Setup of run A:
==> flow/design.v (excerpt) <==
module ahb_to_apb_bridge
#(
        parameter AHB_AW = 32,
        parameter APB_AW = 32,
        parameter AHB_DW = 32,
        parameter APB_DW = 8,
        parameter FIFO_SIZE = 8
)
(
        HCLK,        
        HRESETn,     
        HADDR,       
        HSIZE,       
        HWDATA,      
        HWRITE,      
        HRDATA,      
        HREADY,      
        HRESP,       
        HSELAPB,     
        PADDR,       
        PSEL,        
        PENABLE,     
        PWRITE,      
        PWDATA,      
        PRDATA,      
        PREADY,      
        PSLVERR      
);
Size in the first run: about 670 flip-flops.
Settings: LEC_CHECK=0, ABC_AREA=1, CAP_MARGIN=0, CELL_PAD_IN_SITES_GLOBAL_PLACEMENT=0, CORE_ASPECT_RATIO=0.87, CORE_MARGIN=2, CORE_UTILIZATION=72, CTS_CLUSTER_DIAMETER=42, CTS_CLUSTER_SIZE=29, MAX_ROUTING_LAYER=met4, PLACE_DENSITY=0.64, SETUP_SLACK_MARGIN=0.84, SLEW_MARGIN=20; clock period 2.91 ns.
run.sh (not shown) runs the stock make flow with config.mk's settings and CLKGATE_MAP_FILE=.
The layout from run A, despite a flow that completed every stage, fails the layout checks, with the failing checks listed as negative setup slack.
diff inputs: run A => run B
- a deleted SETUP_SLACK_MARGIN that had been 0.84
- a deleted MAX_ROUTING_LAYER that had been met4
- a deleted CTS_CLUSTER_SIZE that had been 29
- an added TNS_END_PERCENT of 10
- a deleted PLACE_DENSITY that had been 0.64
- a deleted CTS_CLUSTER_DIAMETER that had been 42
- a deleted CELL_PAD_IN_SITES_GLOBAL_PLACEMENT that had been 0
- a change of CAP_MARGIN from 0 to 20
- a deleted CORE_ASPECT_RATIO that had been 0.87
- a change of the clock period (ns, I/O delays scaled along) from 2.91 to 2.9
Notes after the runs:
Run B gives less non-clock buffering overhead in the final layout than run A did.
Run A reports its destination of the critical timing path as PWDATA[7] while run B reports PWDATA[6].
Layout checks on run B: not met. Flow itself completed; violations: negative setup slack.
From run A to run B, area fraction in and, or, nand and nor cells after synthesis did not move at all.
Final cell count is higher on run A
Relative to run A, combinational group share of total power has gone down in run B.
## Diff of input files: run C against run B
- ABC_AREA removed (was 1)
- TNS_END_PERCENT removed (was 10)
- CTS_CLUSTER_SIZE newly set to 31
- CTS_CLUSTER_DIAMETER newly set to 352
Looking at end point of the critical path, the PWDATA[0] result is from run C; the PWDATA[6] one comes from run B. STATUS run=run C STAGES=ALL_DONE FINAL_CHECKS=FAILED CAUSE=negative setup slack. [compare] base=run B new=run C: total DRC errors in the routed layout saw little to no change; last weighted congestion value of the routability-driven placer fell by about 5.5%; final worst slack lower; routed length on met1 dropped about 23%.
### run C -> run D
- an added SETUP_SLACK_MARGIN of 0.45
- a change of CTS_CLUSTER_DIAMETER from 352 to 93
- a change of CTS_CLUSTER_SIZE from 31 to 14
- a change of CAP_MARGIN from 20 to 0
No crash in run C: every stage finished, but the layout fails its final checks due to negative setup slack.
The layout from run D, despite a flow that completed every stage, fails the layout checks, with the failing checks listed as negative setup slack.
Compared with run C, run D ends up with more cell area.
Of run D and run C, run D shows the lower share of power burned in combinational logic, with run C above it.
Measured against each other, run D and run C differ in first-iteration DRC count, the lower figure coming from run C.
Pin count of the biggest net entering global routing was higher in the run labelled run C.
Compared with run C, run D is the more power-hungry design.
The inputs of run E differ from those of run D as listed below.
- CAP_MARGIN: 0 -> 20
- CTS_CLUSTER_SIZE: 14 -> unset
- CTS_CLUSTER_DIAMETER: 93 -> unset
- SETUP_SLACK_MARGIN: 0.45 -> unset
- PLACE_DENSITY: unset -> 0.42
- ABC_AREA: unset -> 1
- the clock period (ns, I/O delays scaled along): 2.9 -> 2.77
Findings:
[flow] run E | stages: complete | final checks: fail | reason: negative setup slack
Looking at main combinational cell family by area after synthesis, the multiplexers result is from run D; the simple AND/OR/NAND/NOR gates one comes from run E.
Number of buffers created by CTS sits higher in run E than in run D.
Critical path endpoint: PWDATA[4] -> run E, PWDATA[1] -> run D
The power in run E sits about 80% above the value recorded for run D.
Looking at non-clock buffer instance count of the final layout across run E and run D, the one that comes out lower is run D.
Against run D, run E comes in 140% higher on pin count of the biggest net entering global routing.
The synthesized cell count reported for run E is greater than that of run D by 1155.
#### Input delta (run F over run E)
- PLACE_DENSITY removed (was 0.42)
- ABC_AREA removed (was 1)
- CORE_UTILIZATION changed from 72 to 40
- the clock period (ns, I/O delays scaled along) changed from 2.77 to 6.0
==> comparison <==
Every stage of the flow completed for run F, and the final layout passed the timing, DRC and antenna checks. Run F against run E; number of fillers in the final layout is up by more than 100%. Relative to run E, run F improves clock network power. In run F, the core utilization of the finished layout came out 43 points below the value in run E.


v14:
Starting RTL as in the previous note.
==> flow/config.mk <==
export PLATFORM = sky130hd
export DESIGN_NAME = ahb_to_apb_bridge
export DESIGN_NICKNAME = ahb_to_apb_bridge
export VERILOG_FILES = /design/flow/design.v
export SDC_FILE = /design/flow/constraint.sdc
export NUM_CORES = 4
export LEC_CHECK = 0
export ABC_AREA = 1
export CAP_MARGIN = 0
export CELL_PAD_IN_SITES_GLOBAL_PLACEMENT = 0
export CORE_ASPECT_RATIO = 0.87
export CORE_MARGIN = 2
export CORE_UTILIZATION = 72
export CTS_CLUSTER_DIAMETER = 42
export CTS_CLUSTER_SIZE = 29
export HOLD_SLACK_MARGIN = -0.09
export MAX_ROUTING_LAYER = met4
export PLACE_DENSITY = 0.64
export SETUP_SLACK_MARGIN = -0.28
export SLEW_MARGIN = 20
==> flow/constraint.sdc <==
create_clock -name core_clock -period 2.9 [get_ports {HCLK}]
set_input_delay 0.5800 -clock core_clock [delete_from_list [all_inputs] [get_ports {HCLK}]]
set_output_delay 0.5800 -clock core_clock [all_outputs]
set_load 0.01 [all_outputs]
v14 -> stages 100% | layout checks FAIL | negative setup slack
Here is what was changed in the inputs of v26 compared with v14.
Settings: clearing MAX_ROUTING_LAYER, which used to be met4; clearing PLACE_DENSITY, which used to be 0.64; clearing CTS_CLUSTER_SIZE, which used to be 29; clearing CORE_ASPECT_RATIO, which used to be 0.87; clearing SETUP_SLACK_MARGIN, which used to be -0.28; swapping 72 for 70 in CORE_UTILIZATION; clearing CELL_PAD_IN_SITES_GLOBAL_PLACEMENT, which used to be 0; swapping 42 for 93 in CTS_CLUSTER_DIAMETER; clearing HOLD_SLACK_MARGIN, which used to be -0.09; clearing ABC_AREA, which used to be 1.
==> results <==
- v26 finished all stages; however, its layout fails the closing checks, the failures being negative setup slack.
- Per the comparison of v26 with v14, gate count after technology mapping fell by 45%; wire length fell by 21%; post-synthesis instance area fell by 4.7%.
- For v14, the path category of the worst min-delay check was in -> async, unlike v26, where it was reg -> reg.
- Diff v14 -> v26 | instance count after placement with tap cells included | decrease of about 34%
- Setup slack in v26 is smaller than in v14.
- On clock period minus final worst setup slack, the higher figure sits with v26, not v14.
Here is what was changed in the inputs of v32 compared with v26.
Settings: setting SETUP_SLACK_MARGIN to 0.84 for the first time; setting CTS_CLUSTER_SIZE to 31 for the first time; changing CTS_CLUSTER_DIAMETER from 93 to 352; setting PLACE_DENSITY_LB_ADDON to 0.07 for the first time; changing CORE_UTILIZATION from 70 to 72; changing CAP_MARGIN from 0 to 20; setting CORE_ASPECT_RATIO to 0.71 for the first time.
### Flow results
v32 got as far as clock tree synthesis, where a tool error ended the run.
v32 -> v26: area share of and/or/nand/nor cells after synthesis delta 0, exact match
Reported for v26 and v32, number of distinct library cells after synthesis turned out identical to the last digit.
v26 fits on a die that is larger than the die of v32.
Taking v26 as the reference, in v32 number of buffers added on ports flat, starting utilization of the core area now sits higher, instance area at placement held steady, number of placed instances with taps included has decreased.
Floorplan core area (v32 vs. v26) decreases by a few percent
Compared with v26, in v32 cell row count lost about 17%, pre-CTS worst setup slack increased 0.022 ns.


build 70:
ahb_to_apb_bridge again, from the RTL that the note above started with.
clock: 5.26 ns
lec_check: 0
cap_margin: 20
cell_pad_in_sites_detail_placement: 1
cell_pad_in_sites_global_placement: 2
core_margin: 2
core_utilization: 57
cts_cluster_size: 68
gpl_timing_driven: 1
slew_margin: 20
tns_end_percent: 20
Setup changes, build 70 to build 69
- ABC_AREA newly set to 1
- CELL_PAD_IN_SITES_DETAIL_PLACEMENT removed (was 1)
- CTS_CLUSTER_SIZE removed (was 68)
- TNS_END_PERCENT removed (was 20)
- GPL_TIMING_DRIVEN changed from 1 to 0
- CELL_PAD_IN_SITES_GLOBAL_PLACEMENT removed (was 2)
- CORE_UTILIZATION changed from 57 to 40
- the clock period (ns, I/O delays scaled along) changed from 5.26 to 6.0
--- outcome ---
Going from build 70 to build 69, count of buffers not belonging to the clock network in the layout went up by about 70%; number of detailed-routing iterations run before antenna repair went up by 1; chip footprint went up by 49%; cell row count went up by 18. A group drawing the most power of registers is what build 70 shows, while combinational logic belongs to build 69. Area added between synthesis and finish: lower on build 70. Compared with build 70, build 69 shows a lower reg2reg setup slack.
## Diff of input files: build 19 against build 69
- clearing GPL_TIMING_DRIVEN, which used to be 0
- putting CORE_ASPECT_RATIO at 1.04 where nothing was set
- clearing ABC_AREA, which used to be 1
- putting CTS_CLUSTER_SIZE at 92 where nothing was set
## What came out
- Having completed the whole flow, build 19 delivered a layout that passed the timing, DRC and antenna checks.
- In the flow results for build 19 and build 69, the sequential power is smaller on build 19.
- Build 69 has a lower internal reg-to-reg setup slack than build 19.
- Comparing build 19 and build 69, the higher wire length was measured on build 69.
Input changes introduced in build 32 (baseline for comparison: build 19):
- CORE_ASPECT_RATIO removed (was 1.04)
- CORE_UTILIZATION changed from 40 to 72
- CTS_CLUSTER_SIZE removed (was 92)
- SETUP_SLACK_MARGIN newly set to -0.35
- HOLD_SLACK_MARGIN newly set to -0.08
- the clock period (ns, I/O delays scaled along) changed from 6.0 to 4.19
[summary]
- Complete run, failing final checks: build 32, reason negative setup slack.
- Number of antenna violations at the first check in global routing (higher): build 19
- Half-perimeter wire length after detailed placement: build 32 lower than build 19
- As far as number of signal-net inverters in the final layout goes, build 32 and build 19 are indistinguishable; the numbers are identical.
- On post-layout utilization of the core, the lower figure sits with build 19, not build 32.
- Of build 32 and build 19, the run reporting the higher maximum ir drop on the vdd rail was build 32.
- Build 32 vs. build 19: routed wire length per instance went up by 5.7 µm.
- Between build 32 and build 19, the worst hold slack is higher for build 19.
- [diff] final worst setup slack, build 32 relative to build 19: regression
- Compared to build 19, build 32 has routed length on met3 77% higher.
- Detailed route, build 32 vs build 19: via total higher for build 32
Power is estimated from default activity; no workload was simulated.
